run 1:
## cordic
module cordic 	(input op_mode,
		input [15:0] x_coordinate,
		input [15:0] y_coordinate,
		input [15:0] rotate_amount,
		input clock,
		input reset,
		output reg [15:0] x_or_phase_out,
		output reg [15:0] y_or_size_out
		);
		reg [15:0] x_in;
		reg [15:0] y_in;
		reg [15:0] z_in;
		reg mode_in;
		wire [15:0] connections_x [7:0];
		wire [15:0] connections_y [7:0];
		wire [15:0] connections_z [7:0];
		wire connections_mode [7:0];
		wire [2:0] connections_stage [7:0];
		wire [15:0] outx;
		wire [15:0] outy;
		wire [15:0] outz;
		wire [32:0] holderx;
		wire [14:0] divx;
		wire [14:0] divy;
		wire [32:0] holdery;
		assign outx = connections_x[7];
		assign outy = connections_y[7];
		assign outz = connections_z[7];
		assign holderx = outx[14:0];
		assign divx = (holderx << 8) / 15'b00000001_10100101;
		assign holdery = outy[14:0];
		assign divy = (holdery << 8) / 15'b00000001_10100101;
		always @(posedge clock or negedge reset)
		begin
			if (~reset)
			begin
				x_in <= 0;
				y_in <= 0;
				z_in <= 0;
				x_or_phase_out <= 0;
				y_or_size_out <= 0;
			end
			else
			begin
				mode_in <= op_mode;
				if (connections_mode[7] == 0)
				begin
					x_or_phase_out <= {outx[15], divx};
					y_or_size_out <= {outy[15], divy};
				end
				else
				begin
					y_or_size_out <= {outx[15], divx};
					x_or_phase_out <= outz;
				end
				if(op_mode == 0)
				begin
					if (rotate_amount[14:0] <= (15'b0000011_00100100 >> 1))
					begin
						z_in <= rotate_amount;
						x_in <= x_coordinate;
						y_in <= y_coordinate;
					end
					else
					begin
  ...
Size: ~7200 cells after synthesis, roughly 470 flip-flops.
==> flow/config.mk <==
export PLATFORM = sky130hd
export DESIGN_NAME = cordic
export DESIGN_NICKNAME = cordic
export VERILOG_FILES = /design/flow/design.v
export SDC_FILE = /design/flow/constraint.sdc
export NUM_CORES = 4
export LEC_CHECK = 0
export ABC_AREA = 0
export CAP_MARGIN = 20
export CORE_MARGIN = 3
export CORE_UTILIZATION = 47
export CTS_CLUSTER_SIZE = 34
export MAX_ROUTING_LAYER = met4
export PLACE_DENSITY = 0.47
export SLEW_MARGIN = 20
==> flow/constraint.sdc <==
create_clock -name core_clock -period 16.0 [get_ports {clock}]
set_input_delay 3.2000 -clock core_clock [delete_from_list [all_inputs] [get_ports {clock}]]
set_output_delay 3.2000 -clock core_clock [all_outputs]
set_load 0.01 [all_outputs]
run.sh (not shown) runs the stock make flow with config.mk's settings and CLKGATE_MAP_FILE=.
diff inputs: run 1 => run 2
# run 1
export LEC_CHECK = 0
export ABC_AREA = 0
export CAP_MARGIN = 20
export CORE_MARGIN = 3
export CORE_UTILIZATION = 47
export CTS_CLUSTER_SIZE = 34
export MAX_ROUTING_LAYER = met4
export PLACE_DENSITY = 0.47
export SLEW_MARGIN = 20
create_clock -name core_clock -period 16.0 [get_ports {clock}]
# run 2
export LEC_CHECK = 0
export ABC_AREA = 1
export CAP_MARGIN = 20
export CORE_MARGIN = 2
export CORE_UTILIZATION = 72
export CTS_CLUSTER_SIZE = 96
export PLACE_DENSITY = 0.43
export SLEW_MARGIN = 20
create_clock -name core_clock -period 11.8 [get_ports {clock}]
Findings:
Going from run 1 to run 2, synthesized cell count grows by 1506. Run 1 → run 2: global placer's final weighted congestion rose 0.083; xor/xnor share of the synthesized area lost 1.4 points; site row count moved down; pre-CTS worst setup slack fell by 0.57 ns. Reported for run 1 and run 2, CTS sink count turned out identical to the last digit. Run 2 never completed, since it errored out during global routing (5_1_grt).
### run 2 -> run 3
# run 2
export LEC_CHECK = 0
export ABC_AREA = 1
export CAP_MARGIN = 20
export CORE_MARGIN = 2
export CORE_UTILIZATION = 72
export CTS_CLUSTER_SIZE = 96
export PLACE_DENSITY = 0.43
export SLEW_MARGIN = 20
create_clock -name core_clock -period 11.8 [get_ports {clock}]
# run 3
export LEC_CHECK = 0
export ABC_AREA = 1
export CAP_MARGIN = 20
export CORE_MARGIN = 2
export CORE_UTILIZATION = 70
export SLEW_MARGIN = 20
create_clock -name core_clock -period 14.2 [get_ports {clock}]
==> comparison <==
Run 3 ended with every stage complete and zero timing, DRC or antenna violations. Run 3 -> run 2: synthesized cell area delta 0, exact match. Total clock buffers created by CTS shrinks slightly when moving from run 2 to run 3. Run 3 vs. run 2: core box area higher, number of rows in the core area up about 1%. | pre-CTS worst setup slack | run 3 vs run 2 | 1.60 ns higher |. Die area came out higher on run 3 than on run 2.
[inputs] run 4 vs run 3
# run 3
export LEC_CHECK = 0
export ABC_AREA = 1
export CAP_MARGIN = 20
export CORE_MARGIN = 2
export CORE_UTILIZATION = 70
export SLEW_MARGIN = 20
create_clock -name core_clock -period 14.2 [get_ports {clock}]
# run 4
export LEC_CHECK = 0
export ABC_AREA = 1
export CAP_MARGIN = 20
export CORE_MARGIN = 2
export CORE_UTILIZATION = 29
export SLEW_MARGIN = 20
create_clock -name core_clock -period 13.8 [get_ports {clock}]
Findings:
The final layout from run 4, which completed every stage, passed the timing, DRC and antenna checks at the end of the flow. Routed wire length: higher on run 4. Sort run 3 and run 4 by post-detailed-placement half-perimeter wirelength desc -> top: run 4. Die width grows by more than half when moving from run 3 to run 4.
Inputs modified between run 4 and run 5:
# run 4
export LEC_CHECK = 0
export ABC_AREA = 1
export CAP_MARGIN = 20
export CORE_MARGIN = 2
export CORE_UTILIZATION = 29
export SLEW_MARGIN = 20
create_clock -name core_clock -period 13.8 [get_ports {clock}]
# run 5
export LEC_CHECK = 0
export ABC_AREA = 1
export CAP_MARGIN = 20
export CORE_MARGIN = 2
export CORE_UTILIZATION = 72
export CTS_CLUSTER_DIAMETER = 380
export HOLD_SLACK_MARGIN = -0.1
export MAX_ROUTING_LAYER = met4
export SLEW_MARGIN = 20
export TNS_END_PERCENT = 5
create_clock -name core_clock -period 10.9 [get_ports {clock}]
### Flow results
Across run 4 and run 5, a clean result was obtained everywhere but in run 5. Run 4 -> run 5: post-synthesis cell area delta 0, exact match. What run 4 reported for met3 wire length has to be multiplied by 3.6 to get the figure for run 5. [compare] base=run 4 new=run 5: critical path depth fell 9, post-layout period usage of the worst path rose 45 points, count of multi-input combinational gates about even, count of final setup violators rose 9. Final cell area: run 5 above run 4.

cordic again, from the RTL that the note above started with.
==> flow/design.v (excerpt) <==
module cordic 	(input op_mode,
		input [15:0] x_coordinate,
		input [15:0] y_coordinate,
		input [15:0] rotate_amount,
		input clock,
		input reset,
		output reg [15:0] x_or_phase_out,
		output reg [15:0] y_or_size_out
		);
clock: 15.9 ns
lec_check: 0
abc_area: 0
cap_margin: 35
core_aspect_ratio: 1.16
core_margin: 2
core_utilization: 16
cts_cluster_diameter: 98
cts_cluster_size: 16
gpl_routability_driven: 1
hold_slack_margin: 0.03
min_routing_layer: met1
place_density: 0.77
setup_slack_margin: -0.31
slew_margin: 10
tns_end_percent: 15
==> next run, changes <==
==> flow/config.mk (replaced) <==
export PLATFORM = sky130hd
export DESIGN_NAME = cordic
export DESIGN_NICKNAME = cordic
export VERILOG_FILES = /design/flow/design.v
export SDC_FILE = /design/flow/constraint.sdc
export NUM_CORES = 4
export LEC_CHECK = 0
export ABC_AREA = 1
export CAP_MARGIN = 15
export CORE_ASPECT_RATIO = 1.1
export CORE_MARGIN = 2
export CORE_UTILIZATION = 71
export CTS_CLUSTER_DIAMETER = 196
export GPL_ROUTABILITY_DRIVEN = 1
export MAX_ROUTING_LAYER = met4
export MIN_ROUTING_LAYER = met1
export PLACE_DENSITY_LB_ADDON = 0.07
export SETUP_SLACK_MARGIN = -0.59
export SLEW_MARGIN = 10
==> flow/constraint.sdc (replaced) <==
create_clock -name core_clock -period 10.3 [get_ports {clock}]
set_input_delay 2.0600 -clock core_clock [delete_from_list [all_inputs] [get_ports {clock}]]
set_output_delay 2.0600 -clock core_clock [all_outputs]
set_load 0.01 [all_outputs]
- The new run ran to the end with violations: setup timing
- area after synthesis is higher by about 3%
- first-iteration DRC count is higher by about 80%
- global-route usage is higher by 36 points
- wire length is higher by 32%
- worst hold slack got worse by 0.0037 ns
- register-to-register slack got worse by 2.3 ns
- utilization is higher by 67 points
- via count is higher by about 25%
- clock skew is higher by 0.016 ns
==> next run, changes <==
--- a/flow/config.mk
+++ b/flow/config.mk
@@ -9,3 +9,3 @@
 export CAP_MARGIN = 15
-export CORE_ASPECT_RATIO = 1.1
+export CORE_ASPECT_RATIO = 1.81
 export CORE_MARGIN = 2
@@ -14,6 +14,5 @@
 export GPL_ROUTABILITY_DRIVEN = 1
-export MAX_ROUTING_LAYER = met4
 export MIN_ROUTING_LAYER = met1
 export PLACE_DENSITY_LB_ADDON = 0.07
-export SETUP_SLACK_MARGIN = -0.59
+export SETUP_SLACK_MARGIN = -0.76
 export SLEW_MARGIN = 10
==> flow/constraint.sdc (replaced) <==
create_clock -name core_clock -period 12.6 [get_ports {clock}]
set_input_delay 2.5200 -clock core_clock [delete_from_list [all_inputs] [get_ports {clock}]]
set_output_delay 2.5200 -clock core_clock [all_outputs]
set_load 0.01 [all_outputs]
After rerunning: The new run ran to the end with violations: setup timing. Die size is about the same. Setup slack improved by 1.7 ns. Clock-buffer cell count is lower by 5.
==> next run, changes <==
--- a/flow/config.mk
+++ b/flow/config.mk
@@ -16,3 +16,3 @@
 export PLACE_DENSITY_LB_ADDON = 0.07
-export SETUP_SLACK_MARGIN = -0.76
+export SETUP_SLACK_MARGIN = 0.32
 export SLEW_MARGIN = 10
Result:
- Now the flow did not get past 5_1_grt on GRT-0232
- synthesized cell count is unchanged
- synthesized area stays the same
- die size is unchanged

The RTL this note starts from:
==> flow/design.v <==
module cordic_stage 	(input [15:0] x,
			input [15:0] y,
			input [15:0]z,
			input mode,
			input reset,
			input clock,
			input [2:0] stage,
			output reg [15:0] x_out,
			output reg [15:0] y_out,
			output reg [15:0] z_out,
			output reg mode_out,
			output [2:0] stage_out);
		reg [15:0] atan;
		always @*
		begin
			case (stage) 
				3'b000 : atan = 16'b0_0000000_11001001;
				3'b001 : atan = 16'b0_0000000_01110110;
				3'b010 : atan = 16'b0_0000000_00111110;
				3'b011 : atan = 16'b0_0000000_00011111;
				3'b100 : atan = 16'b0_0000000_00001111;
				3'b101 : atan = 16'b0_0000000_00000111;
				3'b110 : atan = 16'b0_0000000_00000011;
				3'b111 : atan = 16'b0_0000000_00000001;
			endcase
		end
		assign stage_out = stage + 1;
		always @(posedge clock or negedge reset)
		begin
			if (~reset)
			begin
				x_out <= 0;
				y_out <= 0;
				z_out <= 0;
				mode_out <= 0;
			end
			else
			begin
				mode_out <= mode;
				if (mode == 0)
				begin
					if (z[15] == 0)
					begin
						case (x[15]^y[15])
							1'b0 : x_out <= (x[14:0] > (y[14:0] >> stage) ) ? 
									{x[15], x[14:0] - (y[14:0] >> stage)} :
									{~x[15],(y[14:0] >> stage) - x[14:0]}; 
							1'b1 : x_out <= {x[15], x[14:0] + (y[14:0] >> stage)};
						endcase
						case (x[15]^y[15])
							1'b1 : y_out <= (y[14:0] > (x[14:0] >> stage) ) ? 
									{y[15], y[14:0] - (x[14:0] >> stage)} :
									{~y[15],(x[14:0] >> stage) - y[14:0]}; 
							1'b0 : y_out <= {y[15], y[14:0] + (x[14:0] >> stage)};
						endcase
						z_out <= (z[14:0] > atan[14:0]) ? z - atan : {~z[15],atan[14:0] - z[14:0]};
					end
					else
					begin
						case (x[15]^y[15])
							1'b1 : x_out <= (x[14:0] > (y[14:0] >> stage) ) ? 
									{x[15], x[14:0] - (y[14:0] >> stage)} :
									{~x[15],(y[14:0] >> stage) - x[14:0]};
							1'b0 : x_out <= {x[15], x[14:0] + (y[14:0] >> stage)};
						endcase
						case (x[15]^y[15])
							1'b0 : y_out <= (y[14:0] > (x[14:0] >> stage) ) ? 
									{y[15], y[14:0] - (x[14:0] >> stage)} :
									{~y[15],(x[14:0] >> stage) - y[14:0]};
							1'b1 : y_out <= {y[15], y[14:0] + (x[14:0] >> stage)};
						endcase
						z_out <= (z[14:0] > atan[14:0]) ? z - atan : {~z[15],atan[14:0] - z[14:0]};
					end
				end
				else
				begin
					if (y[15] == 1)
					begin
						case (x[15]^y[15])
							1'b0 : x_out <= (x[14:0] > (y[14:0] >> stage) ) ? 
									{x[15], x[14:0] - (y[14:0] >> stage)} :
									{~x[15],(y[14:0] >> stage) - x[14:0]};
							1'b1 : x_out <= {x[15], x[14:0] + (y[14:0] >> stage)};
						endcase
						case (x[15]^y[15])
							1'b1 : y_out <= (y[14:0] > (x[14:0] >> stage) ) ? 
									{y[15], y[14:0] - (x[14:0] >> stage)} :
									{~y[15],(x[14:0] >> stage) - y[14:0]}; 
							1'b0 : y_out <= {y[15], y[14:0] + (x[14:0] >> stage)};
						endcase
						case (z[15])
							1'b0 : z_out <= (z[14:0] > atan[14:0]) ? 
									{z[15], z[14:0] - atan[14:0]} :
									{~z[15],atan[14:0] - z[14:0]};
							1'b1 : z_out <= {z[15], z[14:0] + atan[14:0]};
						endcase
					end
					else
					begin
						case (x[15]^y[15])
							1'b1 : x_out <= (x[14:0] > (y[14:0] >> stage) ) ? 
									{x[15], x[14:0] - (y[14:0] >> stage)} :
									{~x[15],(y[14:0] >> stage) - x[14:0]};
							1'b0 : x_out <= {x[15], x[14:0] + (y[14:0] >> stage)};
						endcase
						case (x[15]^y[15])
							1'b0 : y_out <= (y[14:0] > (x[14:0] >> stage) ) ? 
									{y[15], y[14:0] - (x[14:0] >> stage)} :
									{~y[15],(x[14:0] >> stage) - y[14:0]};
							1'b1 : y_out <= {y[15], y[14:0] + (x[14:0] >> stage)};
						endcase
						case (z[15])
							1'b1 : z_out <= (z[14:0] > atan[14:0]) ? 
									{z[15], z[14:0] - atan[14:0]} :
									{~z[15],atan[14:0] - z[14:0]}; 
							1'b0 : z_out <= {z[15], z[14:0] + atan[14:0]};
						endcase
					end
				end
			end
		end
endmodule
module cordic 	(input op_mode,
		input [15:0] x_coordinate,
		input [15:0] y_coordinate,
		input [15:0] rotate_amount,
		input clock,
		input reset,
		output reg [15:0] x_or_phase_out,
		output reg [15:0] y_or_size_out
		);
		reg [15:0] x_in;
		reg [15:0] y_in;
		reg [15:0] z_in;
		reg mode_in;
		wire [15:0] connections_x [7:0];
		wire [15:0] connections_y [7:0];
		wire [15:0] connections_z [7:0];
		wire connections_mode [7:0];
		wire [2:0] connections_stage [7:0];
		wire [15:0] outx;
		wire [15:0] outy;
		wire [15:0] outz;
		wire [32:0] holderx;
		wire [14:0] divx;
		wire [14:0] divy;
		wire [32:0] holdery;
		assign outx = connections_x[7];
		assign outy = connections_y[7];
		assign outz = connections_z[7];
		assign holderx = outx[14:0];
		assign divx = (holderx << 8) / 15'b00000001_10100101;
		assign holdery = outy[14:0];
		assign divy = (holdery << 8) / 15'b00000001_10100101;
		always @(posedge clock or negedge reset)
		begin
			if (~reset)
			begin
				x_in <= 0;
				y_in <= 0;
				z_in <= 0;
				x_or_phase_out <= 0;
				y_or_size_out <= 0;
			end
			else
			begin
				mode_in <= op_mode;
				if (connections_mode[7] == 0)
				begin
					x_or_phase_out <= {outx[15], divx};
					y_or_size_out <= {outy[15], divy};
				end
				else
				begin
					y_or_size_out <= {outx[15], divx};
					x_or_phase_out <= outz;
				end
				if(op_mode == 0)
				begin
					if (rotate_amount[14:0] <= (15'b0000011_00100100 >> 1))
					begin
						z_in <= rotate_amount;
						x_in <= x_coordinate;
						y_in <= y_coordinate;
					end
					else
					begin
						if (rotate_amount[15] == 1)
						begin
							x_in <= y_coordinate;
							y_in <= {~x_coordinate[15],x_coordinate[14:0]};
							z_in <= {rotate_amount[15],rotate_amount[14:0] - (15'b0000011_00100100 >> 1)};
						end
						else
						begin
							y_in <= x_coordinate;
							x_in <= {~y_coordinate[15],y_coordinate[14:0]};
							z_in <= rotate_amount - (16'b0_0000011_00100100>>1);
						end
					end
				end
				else
				begin
					if (x_coordinate[15] == 0)
					begin
						z_in <= 0;
						x_in <= x_coordinate;
						y_in <= y_coordinate;
					end
					else
					begin
						if (y_coordinate[15] == 0)
						begin
							x_in <= y_coordinate;
							y_in <= {~x_coordinate[15],x_coordinate[14:0]};
							z_in <= (16'b0_0000011_00100100 >> 1);
						end
						else
						begin
							y_in <= x_coordinate;
							x_in <= {~y_coordinate[15],y_coordinate[14:0]};
							z_in <= 16'b1_0000001_10010010;  
						end
					end
				end
			end
		end
		wire [2:0] gnd;
		assign gnd = 0;
		cordic_stage s0 (x_in, y_in, z_in, mode_in, reset, clock, gnd,
				 connections_x[0], connections_y[0], connections_z[0], connections_mode[0], connections_stage[0]);
		genvar i;
		generate
			for (i = 1; i < 8; i = i + 1) begin : stages
				cordic_stage  s0 (connections_x[i - 1],
							connections_y[i - 1],
							connections_z[i - 1],
							connections_mode[i - 1],
							reset,
							clock,
							connections_stage[i - 1],
							connections_x[i], 
							connections_y[i],
							connections_z[i],
							connections_mode[i],
							connections_stage[i]);
			end
		endgenerate
endmodule
clock: 3.93 ns
lec_check: 0
abc_area: 1
cap_margin: 0
core_margin: 2
core_utilization: 72
cts_cluster_diameter: 263
cts_cluster_size: 15
place_density_lb_addon: 0.01
setup_slack_margin: 1.14
slew_margin: 20
The baseline ended with an error in global routing (5_1_grt) (GRT-0232).
Then changed:
- CAP_MARGIN: 0 -> 20
- CORE_UTILIZATION: 72 -> 66
- CTS_CLUSTER_DIAMETER: 263 -> unset
- CTS_CLUSTER_SIZE: 15 -> unset
- MAX_ROUTING_LAYER: unset -> met4
- PLACE_DENSITY_LB_ADDON: 0.01 -> unset
- SETUP_SLACK_MARGIN: 1.14 -> unset
- clock period: 3.93 -> 10.8 ns (I/O delays scaled with it)
What happened: The new run completed, yet does not pass: capacitance limit, slew limit, setup timing. Area after synthesis is unchanged. Die size went up by 9.0%. Synthesized cell count does not change.
Then changed:
- CORE_UTILIZATION: 66 -> 40
- MAX_ROUTING_LAYER: met4 -> unset
- clock period: 10.8 -> 16.0 ns (I/O delays scaled with it)
Now the flow completed with no timing, DRC or antenna violations.
Design area fell by 12%.
Area after synthesis is unchanged.
Global-route usage fell by 19 points.
Synthesized cell count is unchanged.
Maximum frequency rose by 3.5%.
Setup slack is better by 5.7 ns.
Via count fell by 15%.
Then changed:
- CELL_PAD_IN_SITES_DETAIL_PLACEMENT: unset -> 2
- CORE_ASPECT_RATIO: unset -> 0.86
- CORE_UTILIZATION: 40 -> 27
- CTS_CLUSTER_SIZE: unset -> 22
- GPL_TIMING_DRIVEN: unset -> 0
- SLEW_MARGIN: 20 -> 0
After rerunning: With this change the flow ended with an error in global routing (5_1_grt) (GRT-0116). Die area rises by 48%. Area after synthesis stays the same. Synthesized cell count is unchanged.
Then changed:
- CELL_PAD_IN_SITES_DETAIL_PLACEMENT: 2 -> unset
- CORE_ASPECT_RATIO: 0.86 -> unset
- CORE_UTILIZATION: 27 -> 72
- CTS_CLUSTER_DIAMETER: unset -> 223
- CTS_CLUSTER_SIZE: 22 -> unset
- GPL_TIMING_DRIVEN: 0 -> unset
- MAX_ROUTING_LAYER: unset -> met4
- SLEW_MARGIN: 0 -> 20
- clock period: 16.0 -> 10.4 ns (I/O delays scaled with it)
Result: The new run ended with an error in global routing (5_1_grt), error GRT-0232; synthesized area does not change; die area falls by well over a third; synthesized cell count is unchanged.
